## sw
module sw(i0, i1, i2, i3, o0, o1, o2, o3, clk, rst);
  input clk, rst;
  input [9:0] i0, i1, i2, i3;
  output [9:0] o0, o1, o2, o3;
	wire [9:0] co0, co1, co2, co3;  
	wire [3:0] req0, req1, req2, req3;  
	ib ib0(i0, co0, req0, ack0, full0, clk, rst);
	ib ib1(i1, co1, req1, ack1, full1, clk, rst);
	ib ib2(i2, co2, req2, ack2, full2, clk, rst);
	ib ib3(i3, co3, req3, ack3, full3, clk, rst);
	ackor ackor0(ack00, ack10, ack20, ack30, ack0);
	ackor ackor1(ack01, ack11, ack21, ack31, ack1);
	ackor ackor2(ack02, ack12, ack22, ack32, ack2);
	ackor ackor3(ack03, ack13, ack23, ack33, ack3);
	arb arb0(req0[0], req1[0], req2[0], req3[0], ack00, ack01, ack02, ack03, clk, rst);
	arb arb1(req0[1], req1[1], req2[1], req3[1], ack10, ack11, ack12, ack13, clk, rst);
	arb arb2(req0[2], req1[2], req2[2], req3[2], ack20, ack21, ack22, ack23, clk, rst);
	arb arb3(req0[3], req1[3], req2[3], req3[3], ack30, ack31, ack32, ack33, clk, rst);
	cb cb(co0, co1, co2, co3, o0, o1, o2, o3,
		{ack03, ack02, ack01, ack00}, {ack13, ack12, ack11, ack10},
		{ack23, ack22, ack21, ack20}, {ack33, ack32, ack31, ack30});
endmodule
Size in the first run: ~4,400 cells after synthesis, about 1,400 flip-flops, about 82 I/O pins, roughly 0.064 sq mm of cells after synthesis.
export LEC_CHECK = 0
export ABC_AREA = 0
export CAP_MARGIN = 20
export CELL_PAD_IN_SITES_GLOBAL_PLACEMENT = 0
export CORE_ASPECT_RATIO = 0.54
export CORE_MARGIN = 2
export CORE_UTILIZATION = 69
export CTS_CLUSTER_DIAMETER = 247
export CTS_CLUSTER_SIZE = 13
export GPL_TIMING_DRIVEN = 1
export HOLD_SLACK_MARGIN = -0.08
export MAX_ROUTING_LAYER = met4
export PLACE_DENSITY_LB_ADDON = 0.07
export SETUP_SLACK_MARGIN = 0.99
export SLEW_MARGIN = 20
create_clock -name core_clock -period 3.42 [get_ports {clk}]
run.sh (not shown) runs the stock make flow with config.mk's settings and CLKGATE_MAP_FILE=.
The first run finished but failed the layout checks on negative setup slack.
Change:
==> flow/config.mk (replaced) <==
export PLATFORM = sky130hd
export DESIGN_NAME = sw
export DESIGN_NICKNAME = sw
export VERILOG_FILES = /design/flow/design.v
export SDC_FILE = /design/flow/constraint.sdc
export NUM_CORES = 4
export LEC_CHECK = 0
export CAP_MARGIN = 20
export CORE_MARGIN = 2
export CORE_UTILIZATION = 72
export CTS_CLUSTER_DIAMETER = 362
export CTS_CLUSTER_SIZE = 44
export PLACE_DENSITY_LB_ADDON = 0.02
export SETUP_SLACK_MARGIN = 0.89
export SLEW_MARGIN = 20
==> flow/constraint.sdc (replaced) <==
create_clock -name core_clock -period 3.29 [get_ports {clk}]
set_input_delay 0.6580 -clock core_clock [delete_from_list [all_inputs] [get_ports {clk}]]
set_output_delay 0.6580 -clock core_clock [all_outputs]
set_load 0.01 [all_outputs]
Outcome:
- Now the flow did not get past 5_1_grt
- area after synthesis stays the same
- synthesized cell count is unchanged
- die size goes down by 4.2%
Change:
--- a/flow/config.mk
+++ b/flow/config.mk
@@ -9,7 +9,5 @@
 export CORE_MARGIN = 2
-export CORE_UTILIZATION = 72
-export CTS_CLUSTER_DIAMETER = 362
-export CTS_CLUSTER_SIZE = 44
-export PLACE_DENSITY_LB_ADDON = 0.02
-export SETUP_SLACK_MARGIN = 0.89
+export CORE_UTILIZATION = 40
+export PLACE_DENSITY = 0.6
+export SETUP_SLACK_MARGIN = 1.6
 export SLEW_MARGIN = 20
==> flow/constraint.sdc (replaced) <==
create_clock -name core_clock -period 5.92 [get_ports {clk}]
set_input_delay 1.1840 -clock core_clock [delete_from_list [all_inputs] [get_ports {clk}]]
set_output_delay 1.1840 -clock core_clock [all_outputs]
set_load 0.01 [all_outputs]
=>
- Now the flow finished with timing, DRC and antenna clean
- die area rose by well over a third
- area after synthesis stays the same
- synthesized cell count does not change
Change:
--- a/flow/config.mk
+++ b/flow/config.mk
@@ -9,5 +9,5 @@
 export CORE_MARGIN = 2
-export CORE_UTILIZATION = 40
+export CORE_UTILIZATION = 62
+export CTS_CLUSTER_SIZE = 97
 export PLACE_DENSITY = 0.6
-export SETUP_SLACK_MARGIN = 1.6
 export SLEW_MARGIN = 20
==> flow/constraint.sdc (replaced) <==
create_clock -name core_clock -period 4.83 [get_ports {clk}]
set_input_delay 0.9660 -clock core_clock [delete_from_list [all_inputs] [get_ports {clk}]]
set_output_delay 0.9660 -clock core_clock [all_outputs]
set_load 0.01 [all_outputs]
What happened: First-iteration DRC count grows by 4.3%. Final area shrinks by 5.3%. Worst hold slack is about the same. Worst setup slack got worse by 790 ps. Final cell count shrinks by 11%. Routed wire length shrinks by 6.7%. Register-to-register slack got worse by 1400 ps. Die size shrinks by 35%.
Change:
--- a/flow/config.mk
+++ b/flow/config.mk
@@ -9,5 +9,4 @@
 export CORE_MARGIN = 2
-export CORE_UTILIZATION = 62
-export CTS_CLUSTER_SIZE = 97
-export PLACE_DENSITY = 0.6
+export CORE_UTILIZATION = 61
+export SETUP_SLACK_MARGIN = 0.89
 export SLEW_MARGIN = 20
==> flow/constraint.sdc (replaced) <==
create_clock -name core_clock -period 3.43 [get_ports {clk}]
set_input_delay 0.6860 -clock core_clock [delete_from_list [all_inputs] [get_ports {clk}]]
set_output_delay 0.6860 -clock core_clock [all_outputs]
set_load 0.01 [all_outputs]
What happened:
- Now the flow completed, yet does not pass: negative setup slack
- power rose by well over a third
- synthesized cell count stays the same
- routed wire length rose by about a fifth


Starting RTL as in the previous note.
make LEC_CHECK=0 ABC_AREA=0 CAP_MARGIN=35 CELL_PAD_IN_SITES_DETAIL_PLACEMENT=0 CELL_PAD_IN_SITES_GLOBAL_PLACEMENT=1 CORE_ASPECT_RATIO=0.54 CORE_MARGIN=4 CORE_UTILIZATION=25 CTS_CLUSTER_DIAMETER=247 CTS_CLUSTER_SIZE=17 GPL_TIMING_DRIVEN=0 MAX_ROUTING_LAYER=met4 MIN_ROUTING_LAYER=met1 PLACE_DENSITY_LB_ADDON=0.22 SLEW_MARGIN=20 TNS_END_PERCENT=15 finish   # period 5.23 ns
The first run produced a clean layout.
Next try:
Settings changed: CAP_MARGIN 35 to 20, CELL_PAD_IN_SITES_DETAIL_PLACEMENT 0 to unset, CELL_PAD_IN_SITES_GLOBAL_PLACEMENT 1 to unset, CORE_ASPECT_RATIO 0.54 to 0.5, CORE_MARGIN 4 to 2, CORE_UTILIZATION 25 to 72, CTS_CLUSTER_DIAMETER 247 to 360, CTS_CLUSTER_SIZE 17 to 40, GPL_TIMING_DRIVEN 0 to unset, MAX_ROUTING_LAYER met4 to unset, MIN_ROUTING_LAYER met1 to unset, PLACE_DENSITY_LB_ADDON 0.22 to 0.02, SETUP_SLACK_MARGIN set to 0.96, TNS_END_PERCENT 15 to unset.
Clock period 5.23 ns to 3.29 ns, I/O delays scaled along.
The new run aborted during global routing (5_1_grt).
Synthesized cell count does not change.
Die size goes down by 65%.
Area after synthesis does not change.
Next try:
Settings changed: ABC_AREA 0 to unset, CORE_ASPECT_RATIO 0.5 to unset, CORE_UTILIZATION 72 to 39, CTS_CLUSTER_DIAMETER 360 to unset, CTS_CLUSTER_SIZE 40 to unset, PLACE_DENSITY_LB_ADDON 0.02 to 0.09, SETUP_SLACK_MARGIN 0.96 to 0.67, TNS_END_PERCENT set to 50.
Clock period 3.29 ns to 3.6 ns, I/O delays scaled along.
After rerunning: The changed run finished but fails on setup timing; area after synthesis does not change; die size increases by well over a third; synthesized cell count stays the same.
Next try:
Settings changed: CORE_UTILIZATION 39 to 13, PLACE_DENSITY set to 0.6, PLACE_DENSITY_LB_ADDON 0.09 to unset, SETUP_SLACK_MARGIN 0.67 to unset, TNS_END_PERCENT 50 to unset.
Clock period 3.6 ns to 6.4 ns, I/O delays scaled along.
With this change the flow completed with no timing, DRC or antenna violations.
Setup slack is better by 0.99 ns.
Die area is higher to 3.0 times its value.
Core utilization fell by 35 points.
Design area goes down by 6.2%.
Wire length came out lower by 4.0%.
Worst hold slack improves by 0.0059 ns.
Sequential cell count does not change.
Synthesized area stays the same.
Count of clock-buffer cells in the layout came out lower by 22.
Critical path depth fell by 3.
No activity file was given, so power comes from the tool's default toggle rates.
